==> 02-10: inputs <==
// digital_loc
module digital_loc(
    input key_a,
    input key_b,
    input key_c,
    input key_d,
    input reset,
	 input clk,
    output [6:0] postion_state,
	 output  [3:0] x,
	 output reg [1:0] Led2,
	 output  [3:0] selector,
	 output reg dot,
	 output S_CLK,
	 output LR_CLK,
	 output M_CLK,
	 output  Sin
    );
make LEC_CHECK=0 ABC_AREA=1 CAP_MARGIN=20 CORE_MARGIN=2 CORE_UTILIZATION=72 CTS_CLUSTER_SIZE=11 PLACE_DENSITY_LB_ADDON=0.02 SETUP_SLACK_MARGIN=0.88 SLEW_MARGIN=20 finish   # period 2.97 ns
run.sh (not shown) runs the stock make flow with config.mk's settings and CLKGATE_MAP_FILE=.
==> 07-26: changes against 02-10 <==
==> flow/config.mk (replaced) <==
export PLATFORM = sky130hd
export DESIGN_NAME = digital_loc
export DESIGN_NICKNAME = digital_loc
export VERILOG_FILES = /design/flow/design.v
export SDC_FILE = /design/flow/constraint.sdc
export NUM_CORES = 4
export LEC_CHECK = 0
export ABC_AREA = 1
export CAP_MARGIN = 0
export CORE_MARGIN = 2
export CORE_UTILIZATION = 72
export CTS_CLUSTER_DIAMETER = 390
export CTS_CLUSTER_SIZE = 15
export PLACE_DENSITY_LB_ADDON = 0.05
export SETUP_SLACK_MARGIN = 0.37
export SLEW_MARGIN = 20
==> flow/constraint.sdc (replaced) <==
create_clock -name core_clock -period 3.03 [get_ports {clk}]
set_input_delay 0.6060 -clock core_clock [delete_from_list [all_inputs] [get_ports {clk}]]
set_output_delay 0.6060 -clock core_clock [all_outputs]
set_load 0.01 [all_outputs]
==> 01-04: changes against 02-10 <==
--- a/flow/config.mk
+++ b/flow/config.mk
@@ -9,7 +9,5 @@
 export CAP_MARGIN = 20
 export CORE_MARGIN = 2
 export CORE_UTILIZATION = 72
-export CTS_CLUSTER_SIZE = 11
-export PLACE_DENSITY_LB_ADDON = 0.02
-export SETUP_SLACK_MARGIN = 0.88
+export CTS_CLUSTER_DIAMETER = 232
 export SLEW_MARGIN = 20
==> flow/constraint.sdc (replaced) <==
create_clock -name core_clock -period 2.99 [get_ports {clk}]
set_input_delay 0.5980 -clock core_clock [delete_from_list [all_inputs] [get_ports {clk}]]
set_output_delay 0.5980 -clock core_clock [all_outputs]
set_load 0.01 [all_outputs]
==> notes <==
The lowest design area belongs to 01-04, the highest to 02-10.
Routed wire length: 01-04 < 07-26 < 02-10.
Via count: 01-04 < 07-26 < 02-10.
Critical path depth: 07-26 < 01-04 < 02-10.
Of 01-04 and 07-26, 07-26 has the higher utilization (gap 1.9 points).
07-26 completed with no timing, DRC or antenna violations. 02-10 completed and failed the layout checks on negative setup slack. 01-04 completed, yet does not pass: negative setup slack.
Worst hold slack: 02-10 is higher than 07-26 (0.43 ns).
The lowest sequential share of layout area belongs to 02-10, the highest to 01-04.
Global-route usage: 01-04 < 07-26 < 02-10.
==> figures <==
| metric | 07-26 | 01-04 | 02-10 |
|---|---|---|---|
| Number of standard cells in the final layout excluding fillers | 2980 | 2943 | 3039 |
| Relative contribution of sequential cells to total power | 0.562 | 0.479 | 0.482 |
| DP Wirelength | 35.13 mm | 35.06 mm | 34.30 mm |
| Worst IR drop on VDD | 0.4784 mV | 0.4814 mV | 0.4011 mV |
| Register-to-Register Setup Slack | 0.11 ns | 0.30 ns | 0.33 ns |
| Rel. slew slack | 0.2011 | 0.2798 | 0.4842 |
| Non-clk buf share | 0.07080 | 0.04558 | 0.08587 |
| Run status | complete, no violations | finished with violations | finished with violations |
| Violated checks | - | negative setup slack | negative setup slack |
| Clock Power | 2.59 mW | 3.70 mW | 3.68 mW |
| Pleak | 9.043 nW | 8.873 nW | 9.571 nW |
| Global-route wire length before repair | 86.18 mm | 83.75 mm | 88.20 mm |
| End of the critical path | postion_state[3] | postion_state[1] | postion_state[1] |
| Number of non-clock buffers | 166 | 106 | 197 |
| Worst Hold Class | in -> async | in -> async | reg -> reg |
| Later-pin clock latency in the skew report | 0.55 ns | 0.56 ns | 0.59 ns |
| Dominant power group | registers | the clock network | the clock network |
| Net Sw Power | 1.401 mW | 1.574 mW | 1.674 mW |
| Sum of negative setup slack | 0 ns | -0.07939 ns | -0.6719 ns |

========
==> 03-26 <==
digital_loc again, from the RTL that the note above started with.
==> flow/design.v (excerpt) <==
module digital_loc(
    input key_a,
    input key_b,
    input key_c,
    input key_d,
    input reset,
	 input clk,
    output [6:0] postion_state,
	 output  [3:0] x,
	 output reg [1:0] Led2,
	 output  [3:0] selector,
	 output reg dot,
	 output S_CLK,
	 output LR_CLK,
	 output M_CLK,
	 output  Sin
    );
export LEC_CHECK = 0
export ABC_AREA = 0
export CAP_MARGIN = 20
export CORE_ASPECT_RATIO = 0.99
export CORE_MARGIN = 2
export CORE_UTILIZATION = 54
export CTS_CLUSTER_DIAMETER = 323
export GPL_ROUTABILITY_DRIVEN = 0
export GPL_TIMING_DRIVEN = 1
export MAX_ROUTING_LAYER = met4
export MIN_ROUTING_LAYER = met1
export PLACE_DENSITY = 0.51
export SLEW_MARGIN = 5
export TNS_END_PERCENT = 60
create_clock -name core_clock -period 7.23 [get_ports {clk}]
==> inputs of 04-11, as changes to 03-26 <==
Settings changed: ABC_AREA 0 to not set, CELL_PAD_IN_SITES_GLOBAL_PLACEMENT set to 3, CORE_ASPECT_RATIO 0.99 to not set, CORE_UTILIZATION 54 to 58, CTS_CLUSTER_DIAMETER 323 to 32, GPL_ROUTABILITY_DRIVEN 0 to not set, MAX_ROUTING_LAYER met4 to not set, PLACE_DENSITY 0.51 to not set, SLEW_MARGIN 5 to 20, TNS_END_PERCENT 60 to not set.
==> flow/constraint.sdc (replaced) <==
create_clock -name core_clock -period 2.98 [get_ports {clk}]
set_input_delay 0.5960 -clock core_clock [delete_from_list [all_inputs] [get_ports {clk}]]
set_output_delay 0.5960 -clock core_clock [all_outputs]
set_load 0.01 [all_outputs]
==> ds_physical_params.txt <==
Implementation parameters

Parameter                              Value

Drt
  Routed length on met1 .................. ~18000 um

Min path
  Source of the worst hold timing path .................. twohundredHZ.i[0]

Layout
  Fraction of area in registers .................. a little over a third
  Final sequential cell count .................. about 260

STA
  Min cycle time layout .................. around 4800 ps
  Transition time at the pin with the least slew margin .................. between 900 and 1000 ps
  Final tally of setup violations .................. 0

Die
  Chip Footprint .................. between 30000 and 40000 um^2

Clock tree
  Clock latency on the worst-skew pair .................. 570 ps
  Maximum level of the CTS H-tree .................. 1

Outcome
  Status .................. no timing/DRC/antenna violations

Pwr
  Clock network power .................. roughly 1.6 mW

Critical path
  Launching element type of the critical path .................. flip-flop
Source of the figures above: 03-26

==> ds_physical_params.txt <==
Summary of implementation characteristics

Parameter                              Value

Outcome
  Status .................. aborted with a tool error
  Exit stage .................. global placement without I/O (3_1_place_gp_skip_io)
  Error that ended the run .................. [ERROR GPL-0301] Utilization 124.193 % exceeds 100%.

Die
  Chip Footprint .................. between 20000 and 30000 um^2
  Floorplan core density .................. about three fifths
  Number of rows created at floorplan .................. ~60

Synth
  Yosys warning count .................. 10
  Most numerous cell in the Yosys netlist .................. sky130_fd_sc_hd__dfrtp_1
  Largest family of logic cells by area .................. simple AND/OR/NAND/NOR gates
  Largest type area fraction .................. 39.4%
Source of the figures above: 04-11


========
==> fjord: inputs <==
Starting RTL as in the previous note.
make LEC_CHECK=0 CAP_MARGIN=20 CELL_PAD_IN_SITES_GLOBAL_PLACEMENT=0 CORE_ASPECT_RATIO=0.91 CORE_MARGIN=2 CORE_UTILIZATION=72 CTS_CLUSTER_DIAMETER=32 GPL_TIMING_DRIVEN=1 HOLD_SLACK_MARGIN=0.3 MIN_ROUTING_LAYER=met1 SETUP_SLACK_MARGIN=-0.18 SLEW_MARGIN=20 finish   # period 2.98 ns
==> amber (differences from fjord) <==
CELL_PAD_IN_SITES_GLOBAL_PLACEMENT = default   (was 0)
CORE_ASPECT_RATIO = default   (was 0.91)
CORE_UTILIZATION = 58   (was 72)
CTS_CLUSTER_DIAMETER = default   (was 32)
GPL_TIMING_DRIVEN = default   (was 1)
HOLD_SLACK_MARGIN = default   (was 0.3)
MIN_ROUTING_LAYER = default   (was met1)
SETUP_SLACK_MARGIN = default   (was -0.18)
==> flow/constraint.sdc (replaced) <==
create_clock -name core_clock -period 6.89 [get_ports {clk}]
set_input_delay 1.3780 -clock core_clock [delete_from_list [all_inputs] [get_ports {clk}]]
set_output_delay 1.3780 -clock core_clock [all_outputs]
set_load 0.01 [all_outputs]
==> violet (differences from fjord) <==
ABC_AREA = 1   (was default)
CORE_ASPECT_RATIO = default   (was 0.91)
CTS_CLUSTER_DIAMETER = 105   (was 32)
HOLD_SLACK_MARGIN = default   (was 0.3)
PLACE_DENSITY = 0.66   (was default)
SETUP_SLACK_MARGIN = default   (was -0.18)
==> flow/constraint.sdc (replaced) <==
create_clock -name core_clock -period 2.95 [get_ports {clk}]
set_input_delay 0.5900 -clock core_clock [delete_from_list [all_inputs] [get_ports {clk}]]
set_output_delay 0.5900 -clock core_clock [all_outputs]
set_load 0.01 [all_outputs]
==> comparison table <==
|  | amber | fjord | violet |
|---|---|---|---|
| Portion of the post-synthesis area used by sequential elements | 0.402 | 0.402 | 0.369 |
| Filler instances | 2,313 | 1,183 | 1,558 |
| Syn Area/Cell | 8.68 µm² | 8.68 µm² | 6.88 µm² |
| Count of warning messages emitted by the tools | 78 | 79 | 80 |
| Global-route wire length before repair | 62.6 mm | 70.7 mm | 84.9 mm |
| Row count | 60 | 52 | 56 |
| Status | no timing/DRC/antenna violations | finished with violations | finished with violations |
| Violated checks | - | setup timing | hold timing, setup timing |
| Die area | 28,900 µm² | 23,400 µm² | 25,500 µm² |
| Share of the synthesized area in the top cell type | 0.394 | 0.394 | 0.362 |
| Bufs w/o clock | 40 | 129 | 103 |
| Sequential fraction of total cell area | 0.369 | 0.342 | 0.330 |
| Last weighted congestion value of the routability-driven placer | 0.918 | 0.980 | 1.03 |
| Logic share of the area | 0.511 | 0.476 | 0.497 |
| HPWL after detailed placement | 25.7 mm | 27.2 mm | 36.0 mm |
| Unrepaired setup endpoints after global routing | false | - | true |

========
==> 01-25: inputs <==
digital_loc again, from the RTL that the note above started with.
Settings: LEC_CHECK=0, CAP_MARGIN=20, CELL_PAD_IN_SITES_DETAIL_PLACEMENT=2, CELL_PAD_IN_SITES_GLOBAL_PLACEMENT=1, CORE_ASPECT_RATIO=0.84, CORE_MARGIN=2, CORE_UTILIZATION=40, CTS_CLUSTER_DIAMETER=32, GPL_TIMING_DRIVEN=0, MAX_ROUTING_LAYER=met4, MIN_ROUTING_LAYER=met2, PLACE_DENSITY=0.45, SLEW_MARGIN=20, TNS_END_PERCENT=20; clock period 3.66 ns.
==> 12-20 (differences from 01-25) <==
==> flow/config.mk (replaced) <==
export PLATFORM = sky130hd
export DESIGN_NAME = digital_loc
export DESIGN_NICKNAME = digital_loc
export VERILOG_FILES = /design/flow/design.v
export SDC_FILE = /design/flow/constraint.sdc
export NUM_CORES = 4
export LEC_CHECK = 0
export ABC_AREA = 1
export CAP_MARGIN = 20
export CORE_MARGIN = 2
export CORE_UTILIZATION = 72
export CTS_CLUSTER_SIZE = 15
export HOLD_SLACK_MARGIN = 0.3
export PLACE_DENSITY_LB_ADDON = 0.01
export SETUP_SLACK_MARGIN = 0.22
export SLEW_MARGIN = 20
==> flow/constraint.sdc (replaced) <==
create_clock -name core_clock -period 3.0 [get_ports {clk}]
set_input_delay 0.6000 -clock core_clock [delete_from_list [all_inputs] [get_ports {clk}]]
set_output_delay 0.6000 -clock core_clock [all_outputs]
set_load 0.01 [all_outputs]
==> qor summary <==
quantity                                                                      01-25                    12-20
Combinational Power Share                                                     0.009                    0.013
Comb area share                                                               0.459                    0.498
Setup Viol. Count Final                                                           4                        0
Via Count                                                                     20164                    18366
Peak supply drop                                                           0.440 mV                 0.422 mV
Horizontal die dimension                                                     222 um                   160 um
Worst-case hold slack                                                     0.0604 ns                 0.461 ns
Detailed-routed wire length on met3                                        24200 um                  4740 um
Core ar.                                                                 0.0397 mm2               0.0236 mm2
Number of setup buffers added after CTS                                           2                       22
Number of rows created at floorplan                                              67                       56
Reg clk slew, reported paths                                                0.05 ns                  0.06 ns
Sw Share                                                                      0.222                    0.213
Source of the worst register-to-register timing path             interal_counter[0]                  A_H2[3]
Clock latency on the worst-skew pair                                        0.64 ns                  0.55 ns
Capturing instance or port of the critical path                    postion_state[0]         postion_state[2]
Seq/total area                                                                0.326                    0.326
Buffers, non-clock                                                              120                      112
Total of hold buffers inserted after clock tree synthesis                         0                        1
Synthesized-area fraction occupied by adder cells                            0.0563                   0.0517
Quantity of gates resized following cts                                          58                      103
Total chip power                                                            9360 uW                  7190 uW
Tap cell count                                                                  517                      319
Worst path bufs/invs                                                              3                        2
Outcome                                                    finished with violations  complete, no violations
Layout check failures                                                  setup timing                        -
No activity file was given, so power comes from the tool's default toggle rates.
